==> build 6: inputs <==
## ARM
module ARM(
    input CLK,
    input RESET,
    input [31:0] InstrF,
    input [31:0] ReadData,
    output reg MemWriteM,
    output [31:0] PCF,
    output reg [31:0] ALUResultM,
    output [31:0] WriteData
    );
Settings: LEC_CHECK=0, ABC_AREA=1, CAP_MARGIN=35, CELL_PAD_IN_SITES_DETAIL_PLACEMENT=0, CELL_PAD_IN_SITES_GLOBAL_PLACEMENT=1, CORE_ASPECT_RATIO=1.46, CORE_MARGIN=2, CORE_UTILIZATION=72, CTS_CLUSTER_DIAMETER=367, CTS_CLUSTER_SIZE=26, GPL_ROUTABILITY_DRIVEN=0, GPL_TIMING_DRIVEN=1, HOLD_SLACK_MARGIN=0.06, MIN_ROUTING_LAYER=met1, PLACE_DENSITY_LB_ADDON=0.22, SETUP_SLACK_MARGIN=-1.18, SLEW_MARGIN=30, TNS_END_PERCENT=50; clock period 14.9 ns.
run.sh (not shown) runs the stock make flow with config.mk's settings and CLKGATE_MAP_FILE=.
==> inputs of trial 73, as changes to build 6 <==
ABC_AREA = unset   (was 1)
CAP_MARGIN = 20   (was 35)
CELL_PAD_IN_SITES_DETAIL_PLACEMENT = unset   (was 0)
CELL_PAD_IN_SITES_GLOBAL_PLACEMENT = unset   (was 1)
CORE_ASPECT_RATIO = unset   (was 1.46)
CORE_UTILIZATION = 45   (was 72)
CTS_CLUSTER_DIAMETER = unset   (was 367)
CTS_CLUSTER_SIZE = unset   (was 26)
GPL_ROUTABILITY_DRIVEN = unset   (was 0)
GPL_TIMING_DRIVEN = unset   (was 1)
HOLD_SLACK_MARGIN = unset   (was 0.06)
MIN_ROUTING_LAYER = unset   (was met1)
PLACE_DENSITY_LB_ADDON = unset   (was 0.22)
SETUP_SLACK_MARGIN = unset   (was -1.18)
SLEW_MARGIN = 20   (was 30)
TNS_END_PERCENT = unset   (was 50)
==> flow/constraint.sdc (replaced) <==
create_clock -name core_clock -period 4.95 [get_ports {CLK}]
set_input_delay 0.9900 -clock core_clock [delete_from_list [all_inputs] [get_ports {CLK}]]
set_output_delay 0.9900 -clock core_clock [all_outputs]
set_load 0.01 [all_outputs]
==> inputs of trial 87, as changes to build 6 <==
ABC_AREA = unset   (was 1)
CAP_MARGIN = 20   (was 35)
CELL_PAD_IN_SITES_GLOBAL_PLACEMENT = 0   (was 1)
CORE_ASPECT_RATIO = unset   (was 1.46)
CORE_UTILIZATION = 18   (was 72)
CTS_CLUSTER_DIAMETER = unset   (was 367)
CTS_CLUSTER_SIZE = 77   (was 26)
GPL_ROUTABILITY_DRIVEN = unset   (was 0)
GPL_TIMING_DRIVEN = unset   (was 1)
HOLD_SLACK_MARGIN = unset   (was 0.06)
MIN_ROUTING_LAYER = unset   (was met1)
PLACE_DENSITY_LB_ADDON = unset   (was 0.22)
SETUP_SLACK_MARGIN = -0.75   (was -1.18)
SLEW_MARGIN = 20   (was 30)
TNS_END_PERCENT = unset   (was 50)
==> flow/constraint.sdc (replaced) <==
create_clock -name core_clock -period 11.3 [get_ports {CLK}]
set_input_delay 2.2600 -clock core_clock [delete_from_list [all_inputs] [get_ports {CLK}]]
set_output_delay 2.2600 -clock core_clock [all_outputs]
set_load 0.01 [all_outputs]
==> comparison <==
Against trial 73, the combinational power of trial 87 is lower by about 70%.
The highest die area belongs to trial 87, the lowest to build 6.
Between trial 87 and trial 73, the lower clock-buffer cell count is in trial 87 (gap 1).
In trial 73 the fmax is higher than in trial 87, by 37%.
Of trial 87 and trial 73, trial 73 has the higher power (gap 61%, measured against trial 73).
Build 6 died in 3_1_place_gp_skip_io. Trial 73 ran to the end with violations: setup timing. Trial 87 produced a clean layout.
Against trial 87, the setup slack of trial 73 is lower by 3.7 ns.
Of trial 87 and trial 73, trial 87 has the higher first-iteration DRC count (gap 1.1%, measured against trial 73).
Via count: trial 73 is larger than trial 87 (9.2%).
Between trial 87 and trial 73, the lower clock skew is in trial 73 (gap 0.039 ns).
Between trial 73 and trial 87, the lower non-clock buffer count is in trial 87 (gap 995).
==> figures <==
                                                                         trial 73    trial 87               build 6
Stage delay of the slowest cell on the critical path                      0.54 ns     0.85 ns                     -
Outcome                                                  finished with violations  no timing/DRC/antenna violations        did not finish
Failing step                                                                    -           -  3_1_place_gp_skip_io
Reasons for failing layout checks                                    setup timing           -                     -
Data-path buffer share of cell area in the final layout                     17.9%       5.22%                     -
Area share of the largest cell type after synthesis                         30.9%       30.9%                 31.4%
Area fraction in compound gates                                             21.0%       21.0%                 18.7%
WHS Path Cells                                                                  0           0                     -
DRT Wirelength                                                          240000 um   234000 um                     -
All-layer global routing usage                                              43.7%       17.1%                     -
FF+latch area                                                          21300 um^2  21300 um^2                     -
Total combinational power                                                 9.65 mW     2.82 mW                     -
Largest net degree at the start of global routing                             101          94                     -
Seq/Total Area, Yosys                                                       45.7%       45.7%                 46.4%
Boundary pin count                                                            163         163                     -
Drt drc                                                                         0           0                     -
Area after DPL                                                         57900 um^2  52500 um^2                     -
Critical path startpoint                                                  RA2E[1]   MemtoRegW                     -
Post-synthesis net count                                                     5184        5184                  5828
Metal1 wirelength                                                        92100 um    86700 um                     -
Final core area utilization                                                 61.7%       21.6%                     -
Leak                                                                      24.2 nW     18.7 nW                     -
Setup slack at placement                                                 -2.58 ns     1.88 ns                     -

========
==> ember: inputs <==
ARM again, from the RTL that the note above started with.
clock: 6.4 ns
lec_check: 0
abc_area: 0
cap_margin: 20
cell_pad_in_sites_global_placement: 0
core_margin: 2
core_utilization: 70
cts_cluster_diameter: 367
cts_cluster_size: 49
gpl_timing_driven: 1
hold_slack_margin: 0.06
place_density: 0.65
setup_slack_margin: -0.09
slew_margin: 20
==> garnet: changes against ember <==
==> flow/config.mk (replaced) <==
export PLATFORM = sky130hd
export DESIGN_NAME = ARM
export DESIGN_NICKNAME = ARM
export VERILOG_FILES = /design/flow/design.v
export SDC_FILE = /design/flow/constraint.sdc
export NUM_CORES = 4
export LEC_CHECK = 0
export ABC_AREA = 1
export CAP_MARGIN = 20
export CELL_PAD_IN_SITES_DETAIL_PLACEMENT = 2
export CORE_MARGIN = 7
export CORE_UTILIZATION = 40
export CTS_CLUSTER_DIAMETER = 344
export CTS_CLUSTER_SIZE = 38
export GPL_ROUTABILITY_DRIVEN = 0
export GPL_TIMING_DRIVEN = 0
export MAX_ROUTING_LAYER = met4
export MIN_ROUTING_LAYER = met2
export SLEW_MARGIN = 20
==> flow/constraint.sdc (replaced) <==
create_clock -name core_clock -period 9.19 [get_ports {CLK}]
set_input_delay 1.8380 -clock core_clock [delete_from_list [all_inputs] [get_ports {CLK}]]
set_output_delay 1.8380 -clock core_clock [all_outputs]
set_load 0.01 [all_outputs]
==> summary of the runs <==
Die area: garnet is larger than ember (about 80%).
Between ember and garnet, the lower synthesized cell count is in ember (gap about 11%, measured against garnet).
ember ended with an error in 5_1_grt on ODB-0269. garnet ended with an error in 5_1_grt.
Of ember and garnet, ember has the higher synthesized area (gap about 1.5%, measured against garnet).
==> figures <==
metric	ember	garnet
Outcome	did not finish	did not finish
Stage where the flow stopped	5_1_grt	5_1_grt
Cell Area, Synth	0.0467 sq mm	0.0460 sq mm
Tally of unique sky130hd cells used after synthesis	109	65
Area fraction in and, or, nand and nor cells after synthesis	0.164	0.223
Post-CTS Resized	199	0
Post-CTS setup buffer count	51	0
Place WS	-1.27 ns	0.207 ns
Estimated wirelength of the detail-placed design	152,000 um	269,000 um
Synth Area in XOR/XNOR	0.0307	0.0232
Cell area after placement	0.0550 sq mm	0.0509 sq mm
Row Count	94	124
Gate count of the mapped netlist	5,020	5,664

========
==> inputs of v23 <==
ARM again, from the RTL that the note above started with.
export LEC_CHECK = 0
export CAP_MARGIN = 20
export CORE_MARGIN = 2
export CORE_UTILIZATION = 66
export CTS_CLUSTER_SIZE = 60
export MAX_ROUTING_LAYER = met4
export SLEW_MARGIN = 20
export TNS_END_PERCENT = 5
create_clock -name core_clock -period 6.24 [get_ports {CLK}]
==> v3 (differences from v23) <==
CORE_UTILIZATION = 40   (was 66)
CTS_CLUSTER_DIAMETER = 189   (was not set)
CTS_CLUSTER_SIZE = not set   (was 60)
MAX_ROUTING_LAYER = not set   (was met4)
PLACE_DENSITY_LB_ADDON = 0.08   (was not set)
SETUP_SLACK_MARGIN = 1.82   (was not set)
TNS_END_PERCENT = 30   (was 5)
==> flow/constraint.sdc (replaced) <==
create_clock -name core_clock -period 9.0 [get_ports {CLK}]
set_input_delay 1.8000 -clock core_clock [delete_from_list [all_inputs] [get_ports {CLK}]]
set_output_delay 1.8000 -clock core_clock [all_outputs]
set_load 0.01 [all_outputs]
==> Implementation_results.wiki <==
== Flow metrics ==
{| class="wikitable"
! Metric !! Value
|-
| Setup Buffers After CTS || 14
|-
| Effective utilization at floorplan || 66.6%
|-
| Worst slack at placement || -1.18 ns
|-
| Inst Count DP || 6,561
|-
| Run status || did not finish
|-
| Number of gates resized after cts || around 95
|-
| Terminating stage of the flow || 5_1_grt
|-
| Post-DP HPWL || between 150,000 and 200,000 µm
|-
| Final weighted congestion of routability-driven global placement || 1.23
|-
| Core Box Area || 70,000 µm²
|-
| Row Count || roughly 97
|}
Source of the figures above: v23

==> Implementation_results.wiki <==
== Run summary ==
{| class="wikitable"
! Metric !! Value
|-
| Setup Buffers After CTS || 97
|-
| Effective utilization at floorplan || between 40 and 50%
|-
| Core Box Area || 116,000 µm²
|-
| Inst Count DP || 6,590
|-
| Run status || finished clean
|-
| Post-DP HPWL || between 150,000 and 200,000 µm
|}
Source of the figures above: v3


========
==> 07-11: inputs <==
ARM again, from the RTL that the note above started with.
clock: 5.54 ns
lec_check: 0
cap_margin: 20
core_margin: 2
core_utilization: 68
place_density_lb_addon: 0.07
setup_slack_margin: 1.63
slew_margin: 20
tns_end_percent: 5
==> 01-07: changes against 07-11 <==
--- a/flow/config.mk
+++ b/flow/config.mk
@@ -8,7 +8,4 @@
 export CAP_MARGIN = 20
 export CORE_MARGIN = 2
-export CORE_UTILIZATION = 68
-export PLACE_DENSITY_LB_ADDON = 0.07
-export SETUP_SLACK_MARGIN = 1.63
+export CORE_UTILIZATION = 40
 export SLEW_MARGIN = 20
-export TNS_END_PERCENT = 5
==> flow/constraint.sdc (replaced) <==
create_clock -name core_clock -period 9.0 [get_ports {CLK}]
set_input_delay 1.8000 -clock core_clock [delete_from_list [all_inputs] [get_ports {CLK}]]
set_output_delay 1.8000 -clock core_clock [all_outputs]
set_load 0.01 [all_outputs]
==> 08-08: changes against 07-11 <==
==> flow/config.mk (replaced) <==
export PLATFORM = sky130hd
export DESIGN_NAME = ARM
export DESIGN_NICKNAME = ARM
export VERILOG_FILES = /design/flow/design.v
export SDC_FILE = /design/flow/constraint.sdc
export NUM_CORES = 4
export LEC_CHECK = 0
export ABC_AREA = 1
export CAP_MARGIN = 20
export CORE_MARGIN = 2
export CORE_UTILIZATION = 72
export CTS_CLUSTER_DIAMETER = 398
export SETUP_SLACK_MARGIN = 0.38
export SLEW_MARGIN = 20
==> flow/constraint.sdc (replaced) <==
create_clock -name core_clock -period 5.5 [get_ports {CLK}]
set_input_delay 1.1000 -clock core_clock [delete_from_list [all_inputs] [get_ports {CLK}]]
set_output_delay 1.1000 -clock core_clock [all_outputs]
set_load 0.01 [all_outputs]
==> run summary <==
Quick summary of the implementation run below.

The vertical die dimension came out at 257 µm. The flow stopped in 5_1_grt. The final RePlAce weighted congestion is 1.21. For reference, the top cells by area after synthesis are edfxtp_1 (31%), dfxtp_1 (15%), o21ai_0 (7.6%). The cell-mix breakdown from Yosys lists the adder-cell area share as 3.21%. The synthesized net count is 5828.

The portion of the post-synthesis area used by sequential elements is 46.4%. The cell count after placement came out at 6925. In the Yosys stats the netlist draws on 65 distinct library cells.

The first error in the log reads "[ERROR GRT-0116] Global routing finished with congestion. Check the congestion regions in the DRC Viewer". The run stopped with a tool error. The overall die size recorded for this design is 65900 µm². The residual overflow from global routing came out at 10.
(the above is from 08-08)
==> run summary <==
Quick summary of the implementation run below.

The total die size came out at 70700 µm². The first error in the log reads "[ERROR GRT-0116] Global routing finished with congestion. Check the congestion regions in the DRC Viewer". The synthesized-area fraction occupied by adder cells is 3.16%.

The residual overflow from global routing is 57. Summing the sequential cell areas from Yosys gives 45.7% of the chip area. Counting distinct cell types in the post-synthesis netlist gives 109. Synthesis produced a netlist with a net count of 5184.

In this run, placement finished with an instance count of 6565. The failing step is 5_1_grt. The run stopped with a tool error.
(the above is from 07-11)
==> run summary <==
Results of the implementation run.

The synthesized net count is 5184. The vertical die dimension came out at 346 µm. The residual overflow from global routing came out at 0. The synthesized-area fraction occupied by adder cells is 3.16%.

Of all cell types, the one taking the most synthesized area is edfxtp_1. In the post-synthesis netlist, the biggest area contributors are edfxtp_1 (31%), dfxtp_1 (15%), nand2_1 (6.9%). Summing the sequential cell areas from Yosys gives 45.7% of the chip area.

The multiplexer fraction of the synthesized cell area came out at 6.07%. The tally of unique sky130hd cells used after synthesis came out at 109. The run finished with no timing, DRC or antenna violations. STA classifies the critical path endpoint as a flop. In the final layout, flip-flops and latches take up 39.5% of the cell area. The cell count after placement came out at 6570.
(the above is from 01-07)
Power and IR drop assume default switching activity.
